==> run A: inputs <==
## calc
module calc(
    input clk,  
    input rst_n,  
    input [7:0] num,
    input [2:0] op,
    input start,
    output reg [15:0] result,
    output reg [15:0] display_val,  
    output [2:0] led_op,  
    output reg stop
);
==> flow/config.mk <==
export PLATFORM = sky130hd
export DESIGN_NAME = calc
export DESIGN_NICKNAME = calc
export VERILOG_FILES = /design/flow/design.v
export SDC_FILE = /design/flow/constraint.sdc
export NUM_CORES = 4
export LEC_CHECK = 0
export CAP_MARGIN = 20
export CORE_MARGIN = 2
export CORE_UTILIZATION = 72
export CTS_CLUSTER_SIZE = 10
export HOLD_SLACK_MARGIN = -0.09
export PLACE_DENSITY_LB_ADDON = 0.24
export SLEW_MARGIN = 20
==> flow/constraint.sdc <==
create_clock -name core_clock -period 32.1 [get_ports {clk}]
set_input_delay 6.4200 -clock core_clock [delete_from_list [all_inputs] [get_ports {clk}]]
set_output_delay 6.4200 -clock core_clock [all_outputs]
set_load 0.01 [all_outputs]
run.sh (not shown) runs the stock make flow with config.mk's settings and CLKGATE_MAP_FILE=.
==> run K (differences from run A) <==
Settings changed: CORE_UTILIZATION 72 to 68, CTS_CLUSTER_SIZE 10 to 28, HOLD_SLACK_MARGIN -0.09 to default, PLACE_DENSITY from default to 0.6, PLACE_DENSITY_LB_ADDON 0.24 to default.
==> flow/constraint.sdc (replaced) <==
create_clock -name core_clock -period 44.6 [get_ports {clk}]
set_input_delay 8.9200 -clock core_clock [delete_from_list [all_inputs] [get_ports {clk}]]
set_output_delay 8.9200 -clock core_clock [all_outputs]
set_load 0.01 [all_outputs]
==> qor summary <==
item                                                                          run A           run K
Post-synthesis instance total                                                  4622            4622
Last weighted congestion value of the routability-driven placer                1.08            1.08
Register bit count reported by yosys                                             87              87
Run status                                                           did not finish  did not finish
Last stage reached                                               detailed placement  global routing
Vertical die dimension                                                       217 um          223 um
Core region area                                                         0.0444 mm2      0.0475 mm2
Die W                                                                        217 um          223 um
Floorplan core density                                                        0.733           0.685
Fraction of the mapped netlist area in simple logic gates                     0.246           0.246
Post-synthesis mux area share                                                0.0354          0.0354
Num rows                                                                         77              80
Yosys cell count                                                               4622            4622
Prevailing post-synth register cell                                         dfxtp_1         dfxtp_1
Chip Area                                                                0.0469 mm2      0.0496 mm2
Seq/Total Area, Yosys                                                        0.0535          0.0535
Synthesized area per cell                                                  7.04 um2        7.04 um2
AND-OR/OR-AND Cells, Area Fraction                                            0.298           0.298
Number of warnings printed during yosys synthesis                                 4               4
Total nets after synthesis                                                     5158            5158
Area share of the largest cell type after synthesis                           0.186           0.186
Chip area estimate from yosys synthesis                                  0.0326 mm2      0.0326 mm2
Post-synth EDFFs                                                                  0               0
Most common cell in the synthesized netlist                                    ha_1            ha_1
Largest area contributor in the synthesized netlist                            ha_1            ha_1
Count of unique library cells instantiated by Yosys                             126             126

* * *

==> run a <==
Starting RTL as in the previous note.
Design calc, start of the top module:
module calc(
    input clk,  
    input rst_n,  
    input [7:0] num,
    input [2:0] op,
    input start,
    output reg [15:0] result,
    output reg [15:0] display_val,  
    output [2:0] led_op,  
    output reg stop
);
make LEC_CHECK=0 CAP_MARGIN=15 CELL_PAD_IN_SITES_DETAIL_PLACEMENT=2 CELL_PAD_IN_SITES_GLOBAL_PLACEMENT=1 CORE_MARGIN=6 CORE_UTILIZATION=22 CTS_CLUSTER_DIAMETER=63 CTS_CLUSTER_SIZE=16 GPL_ROUTABILITY_DRIVEN=0 GPL_TIMING_DRIVEN=0 HOLD_SLACK_MARGIN=0.27 MAX_ROUTING_LAYER=met4 MIN_ROUTING_LAYER=met1 PLACE_DENSITY=0.73 SLEW_MARGIN=40 TNS_END_PERCENT=45 finish   # period 39.8 ns
==> run b: changes against run a <==
- CAP_MARGIN: 15 -> 20
- CELL_PAD_IN_SITES_DETAIL_PLACEMENT: 2 -> unset
- CELL_PAD_IN_SITES_GLOBAL_PLACEMENT: 1 -> unset
- CORE_MARGIN: 6 -> 2
- CORE_UTILIZATION: 22 -> 17
- CTS_CLUSTER_DIAMETER: 63 -> unset
- CTS_CLUSTER_SIZE: 16 -> unset
- GPL_ROUTABILITY_DRIVEN: 0 -> unset
- GPL_TIMING_DRIVEN: 0 -> unset
- HOLD_SLACK_MARGIN: 0.27 -> unset
- MAX_ROUTING_LAYER: met4 -> unset
- MIN_ROUTING_LAYER: met1 -> unset
- PLACE_DENSITY: 0.73 -> 0.6
- SLEW_MARGIN: 40 -> 20
- TNS_END_PERCENT: 45 -> unset
==> flow/constraint.sdc (replaced) <==
create_clock -name core_clock -period 52.6 [get_ports {clk}]
set_input_delay 10.5200 -clock core_clock [delete_from_list [all_inputs] [get_ports {clk}]]
set_output_delay 10.5200 -clock core_clock [all_outputs]
set_load 0.01 [all_outputs]
==> qor summary <==
Outcome: run a stopped before the end; run b finished clean
Last stage reached: run a global routing; run b -
Number of standard cells reported by yosys: run a 4622; run b 4622
Number of hold-repair buffers added at the cts stage: run a 0; run b 0
Area of the synthesized netlist per yosys stat: run a 32600 um2; run b 32600 um2
Xor-xnor portion of the synthesized cell area: run a 10.4%; run b 10.4%
Library cell used as clock root buffer: run a clkbuf_16; run b clkbuf_16
Area of the mapped netlist: run a 32600 um2; run b 32600 um2
Total half-perimeter wirelength after legalization and detailed placement: run a 133 mm; run b 97.0 mm
Port Buf Inserts: run a 48; run b 49
Horizontal die size: run a 397 um; run b 442 um
Register area share after synthesis: run a 5.35%; run b 5.35%
Die extent in y: run a 397 um; run b 442 um
Commonest register cell after synthesis: run a dfxtp_1; run b dfxtp_1
Area fraction in compound gates: run a 29.8%; run b 29.8%
Area of the core region: run a 146000 um2; run b 190000 um2
Count of cells resized by post-cts repair: run a 335; run b 10
Adder-cell area share of the yosys netlist: run a 20.9%; run b 20.9%
And+or+nand+nor area frac: run a 24.6%; run b 24.6%
Placement Rows: run a 140; run b 160
Chip Footprint: run a 157000 um2; run b 195000 um2
Dpl cells: run a 6609; run b 7258
Dpl ws: run a -25.03 ns; run b -0.384 ns
Setup fix buffers added after clock tree synthesis: run a 297; run b 3
Placed Area: run a 36700 um2; run b 37700 um2
Initial Util: run a 22.3%; run b 17.1%

* * *

==> inputs of lagoon <==
==> flow/design.v <==
module half_addr(
    input a,
    input b,
    output sum,
    output carry  
);
assign sum = a ^ b;
assign carry = a & b;
endmodule
module full_addr(
    input a,
    input b,
    input cin,  
    output sum,
    output carry  
);
assign sum = a ^ b ^ cin;
assign carry = (a & b) | (cin & (a ^ b));
endmodule
module i4_addr(
    input  [3:0] a,           
    input  [3:0] b,           
    input        cin,         
    input        valid_in,    
    output [3:0] sum,         
    output       group_g,     
    output       group_p,     
    output       ready_out    
);
wire [3:0] g, p;
assign g = a & b;           
assign p = a | b;           
wire c1, c2, c3;
assign c1 = g[0] | (p[0] & cin);
assign c2 = g[1] | (p[1] & g[0]) | (p[1] & p[0] & cin);
assign c3 = g[2] | (p[2] & g[1]) | (p[2] & p[1] & g[0]) | (p[2] & p[1] & p[0] & cin);
assign group_g = g[3] | (p[3] & g[2]) | (p[3] & p[2] & g[1]) | (p[3] & p[2] & p[1] & g[0]);
assign group_p = p[3] & p[2] & p[1] & p[0];
assign sum[0] = a[0] ^ b[0] ^ cin;
assign sum[1] = a[1] ^ b[1] ^ c1;
assign sum[2] = a[2] ^ b[2] ^ c2;
assign sum[3] = a[3] ^ b[3] ^ c3;
reg ready_out_reg;
always @(*) begin
    if (valid_in) begin
        ready_out_reg = 1'b1;
    end else begin
        ready_out_reg = 1'b0;
    end
end
assign ready_out = ready_out_reg;
endmodule
module i8_addr(
    input  [7:0] a,           
    input  [7:0] b,           
    input        cin,         
    input        valid_in,    
    output [7:0] sum,         
    output       group_g,     
    output       group_p,     
    output       ready_out    
);
wire [3:0] a_low  = a[3:0];
wire [3:0] a_high = a[7:4];
wire [3:0] b_low  = b[3:0];
wire [3:0] b_high = b[7:4];
wire c4;                
wire g_low, p_low;      
wire g_high, p_high;    
wire ready_low, ready_high;
i4_addr cla_low(
    .a(a_low), .b(b_low), .cin(cin), .valid_in(valid_in),
    .sum(sum[3:0]), .group_g(g_low), .group_p(p_low), .ready_out(ready_low)
);
i4_addr cla_high(
    .a(a_high), .b(b_high), .cin(c4), .valid_in(valid_in),
    .sum(sum[7:4]), .group_g(g_high), .group_p(p_high), .ready_out(ready_high)
);
assign c4 = g_low | (p_low & cin);
assign group_g = g_high | (p_high & g_low);
assign group_p = p_high & p_low;
assign ready_out = ready_low & ready_high;
endmodule
module i16_add(
    input  [15:0] a,          
    input  [15:0] b,          
    input        valid_in,    
    output [15:0] sum,        
    output       carry_out,   
    output       ready_out    
);
wire [7:0] a_low  = a[7:0];   
wire [7:0] a_high = a[15:8];  
wire [7:0] b_low  = b[7:0];
wire [7:0] b_high = b[15:8];
wire c0, c8;                
wire g_low, p_low;          
wire g_high, p_high;        
wire ready_low, ready_high; 
assign c0 = 1'b0;           
i8_addr cla_low_8bit(
    .a(a_low), .b(b_low), .cin(c0), .valid_in(valid_in),
    .sum(sum[7:0]), .group_g(g_low), .group_p(p_low), .ready_out(ready_low)
);
i8_addr cla_high_8bit(
    .a(a_high), .b(b_high), .cin(c8), .valid_in(valid_in),
    .sum(sum[15:8]), .group_g(g_high), .group_p(p_high), .ready_out(ready_high)
);
assign c8 = g_low | (p_low & c0);                   
assign carry_out = g_high | (p_high & g_low) | (p_high & p_low & c0);  
assign ready_out = ready_low & ready_high;
endmodule
module i16_sub(
    input  [15:0] a,          
    input  [15:0] b,          
    input        valid_in,    
    output [15:0] diff,       
    output       borrow_out,  
    output       ready_out    
);
wire [15:0] b_neg = ~b;  
wire [7:0] a_low  = a[7:0];
wire [7:0] a_high = a[15:8];
wire [7:0] b_low  = b_neg[7:0];
wire [7:0] b_high = b_neg[15:8];
wire c0, c8;               
wire g_low, p_low;         
wire g_high, p_high;       
wire ready_low, ready_high;
wire carry_result;
assign c0 = 1'b1;           
i8_addr cla_low_8bit(
    .a(a_low), .b(b_low), .cin(c0), .valid_in(valid_in),
    .sum(diff[7:0]), .group_g(g_low), .group_p(p_low), .ready_out(ready_low)
);
i8_addr cla_high_8bit(
    .a(a_high), .b(b_high), .cin(c8), .valid_in(valid_in),
    .sum(diff[15:8]), .group_g(g_high), .group_p(p_high), .ready_out(ready_high)
);
assign c8 = g_low | (p_low & c0);
assign carry_result = g_high | (p_high & g_low) | (p_high & p_low & c0);
assign borrow_out = ~carry_result;
assign ready_out = ready_low & ready_high;
endmodule
module i16_mul(
    input signed [15:0] a,    
    input signed [15:0] b,    
    input        valid_in,
    output signed [15:0] prod,  
    output       ready_out
);
wire sign_a = a[15];
wire sign_b = b[15];
wire sign_res = sign_a ^ sign_b;
wire [15:0] abs_a = sign_a ? (~a + 1'b1) : a;
wire [15:0] abs_b = sign_b ? (~b + 1'b1) : b;
reg [15:0] abs_prod;
integer i;
always @(*) begin
    abs_prod = 16'd0;
    for(i = 0; i < 16; i = i + 1) begin
        if(abs_b[i]) begin
            abs_prod = abs_prod + (abs_a << i);
        end
    end
end
assign prod = sign_res ? (~abs_prod + 1'b1) : abs_prod;
assign ready_out = valid_in;
endmodule
module i16_div(
    input signed [15:0] a,    
    input signed [15:0] b,    
    input        valid_in,
    output signed [15:0] quot,  
    output       ready_out
);
wire sign_a = a[15];
wire sign_b = b[15];
wire sign_res = sign_a ^ sign_b;
wire [15:0] abs_a = sign_a ? (~a + 1'b1) : a;
wire [15:0] abs_b = sign_b ? (~b + 1'b1) : b;
reg [15:0] abs_quot;
reg [31:0] temp_r;  
integer i;
always @(*) begin
    temp_r = 32'd0;
    if (abs_b == 0) begin
        abs_quot = 16'hFFFF;  
    end else begin
        abs_quot = 16'd0;
        temp_r = 32'd0;
        for(i = 15; i >= 0; i = i - 1) begin
            temp_r = temp_r << 1;
            temp_r[0] = abs_a[i];  
            if(temp_r >= {16'd0, abs_b}) begin
                temp_r = temp_r - {16'd0, abs_b};
                abs_quot[i] = 1'b1;
            end
        end
    end
end
assign quot = sign_res ? (~abs_quot + 1'b1) : abs_quot;
assign ready_out = valid_in;
endmodule
module calc(
    input clk,  
    input rst_n,  
    input [7:0] num,
    input [2:0] op,
    input start,
    output reg [15:0] result,
    output reg [15:0] display_val,  
    output [2:0] led_op,  
    output reg stop
);
reg [15:0] local_result;
reg local_stop;
localparam ADD = 3'd6;
localparam SUB = 3'd5;
localparam MUL = 3'd4;
localparam DIV = 3'd1;
localparam ENT = 3'd2;
localparam CLR = 3'd3;
reg [15:0] a, b;
reg [2:0] local_op;
assign led_op = local_op;  
wire [15:0] res_add, res_sub, res_mul, res_div;
i16_add u_add(.a(a), .b(b), .valid_in(1'b1), .sum(res_add), .carry_out(), .ready_out());
i16_sub u_sub(.a(a), .b(b), .valid_in(1'b1), .diff(res_sub), .borrow_out(), .ready_out());
i16_mul u_mul(.a(a), .b(b), .valid_in(1'b1), .prod(res_mul), .ready_out());
i16_div u_div(.a(a), .b(b), .valid_in(1'b1), .quot(res_div), .ready_out());
localparam S_INPUT_A = 2'b00;
localparam S_INPUT_B = 2'b01;
reg [2:0] state;
always @(posedge clk) begin
	if (~rst_n) begin
    	local_stop <= 0;
        a <= 0;
        b <= 0;
        local_result <= 0;
        display_val <= 0;
        local_op <= 0;
        state <= S_INPUT_A;
    end else begin
        if (~start&local_stop) begin
        local_stop <= 0;
        end else if (start&~local_stop) begin
            case (state)
            S_INPUT_A: begin
                if (op == CLR) begin
                    a <= 0; b <= 0; display_val <= 0; local_result <= 0; local_op <= 0;
                end else if (op == ADD || op == SUB || op == MUL || op == DIV) begin
                    local_op <= op;
                    b <= 0;
                    state <= S_INPUT_B;
                end else if (op == 0) begin
                    a <= a * 16'd10 + {8'd0, num};
                    display_val <= a * 16'd10 + {8'd0, num};
                end
            end
            S_INPUT_B: begin
                if (op == CLR) begin
                    a <= 0; b <= 0; display_val <= 0; local_result <= 0; local_op <= 0;
                    state <= S_INPUT_A;
                end else if (op == ENT) begin
                    case (local_op)
                    ADD: begin local_result <= res_add; display_val <= res_add; end
                    SUB: begin local_result <= res_sub; display_val <= res_sub; end
                    DIV: begin local_result <= res_div; display_val <= res_div; end
                    MUL: begin local_result <= res_mul; display_val <= res_mul; end
                    endcase
                    a <= 0;
                    local_op <= 0;  
                    state <= S_INPUT_A;
                end else if (op == 0) begin
                    b <= b * 16'd10 + {8'd0, num};
                    display_val <= b * 16'd10 + {8'd0, num};
                end
            end
            endcase
            local_stop <= 1;
        end
    end
end
always @(posedge clk) begin
    result <= local_result;
    stop <= local_stop;
end
endmodule
==> flow/run.sh <==
#!/bin/bash
# the make line also repeats each setting of config.mk as NAME=value (left out here)
make -C /OpenROAD-flow-scripts/flow DESIGN_CONFIG=/design/flow/config.mk WORK_HOME=/design/flow/orfs CLKGATE_MAP_FILE= finish
==> flow/config.mk <==
export PLATFORM = sky130hd
export DESIGN_NAME = calc
export DESIGN_NICKNAME = calc
export VERILOG_FILES = /design/flow/design.v
export SDC_FILE = /design/flow/constraint.sdc
export NUM_CORES = 4
export LEC_CHECK = 0
export CAP_MARGIN = 20
export CELL_PAD_IN_SITES_DETAIL_PLACEMENT = 1
export CORE_MARGIN = 2
export CORE_UTILIZATION = 40
export MIN_ROUTING_LAYER = met2
export PLACE_DENSITY = 0.6
export SLEW_MARGIN = 20
==> flow/constraint.sdc <==
create_clock -name core_clock -period 32.5 [get_ports {clk}]
set_input_delay 6.5000 -clock core_clock [delete_from_list [all_inputs] [get_ports {clk}]]
set_output_delay 6.5000 -clock core_clock [all_outputs]
set_load 0.01 [all_outputs]
==> violet: changes against lagoon <==
--- a/flow/config.mk
+++ b/flow/config.mk
@@ -6,9 +6,11 @@
 export NUM_CORES = 4
 export LEC_CHECK = 0
 export CAP_MARGIN = 20
-export CELL_PAD_IN_SITES_DETAIL_PLACEMENT = 1
+export CORE_ASPECT_RATIO = 0.5
 export CORE_MARGIN = 2
 export CORE_UTILIZATION = 40
-export MIN_ROUTING_LAYER = met2
+export HOLD_SLACK_MARGIN = 0.3
 export PLACE_DENSITY = 0.6
+export SETUP_SLACK_MARGIN = -2.0
 export SLEW_MARGIN = 20
+export TNS_END_PERCENT = 5
==> flow/constraint.sdc (replaced) <==
create_clock -name core_clock -period 55.0 [get_ports {clk}]
set_input_delay 11.0000 -clock core_clock [delete_from_list [all_inputs] [get_ports {clk}]]
set_output_delay 11.0000 -clock core_clock [all_outputs]
set_load 0.01 [all_outputs]
==> results <==
                                                                           violet                     lagoon
Result of the run                                        timing/DRC/antenna clean  aborted with a tool error
Stage where the flow stopped                                                    -             global routing
# Post-CTS Setup Buffers                                                        0                        432
Flops out of synthesis                                                         87                         87
Total placed instance area                                             35700 um^2                 45500 um^2
HPWL Detailed                                                             99.7 mm                     136 mm
Placed cell count                                                            5830                       7072
Number of sinks on the clock net                                               87                         87
Most repeated cell in the gate-level netlist after synthesis                 ha_1                       ha_1
Core Util at FP                                                             40.7%                      40.4%
Cell resize tally after clock tree synthesis                                    0                        294
Row cnt                                                                        73                        104
Syn Area/Cell                                                           7.04 um^2                  7.04 um^2
Async set-reset flop share out of synthesis                                    0%                         0%
Core box area                                                          80000 um^2                 80500 um^2
Proportion of netlist area held by the largest area contributor             18.6%                      18.6%
Post-synthesis adder-cell area fraction                                     20.9%                      20.9%
Chip width                                                                 407 um                     289 um
Nets in the synthesized netlist                                              5158                       5158
Total die size                                                         83800 um^2                 83700 um^2
Cell Type Count                                                               126                        126
Worst setup slack before clock tree synthesis                            -1.33 ns                  -18.72 ns
Die Height                                                                 206 um                     289 um
Weighted congestion at the end of routability-driven global placement       0.956                       1.04
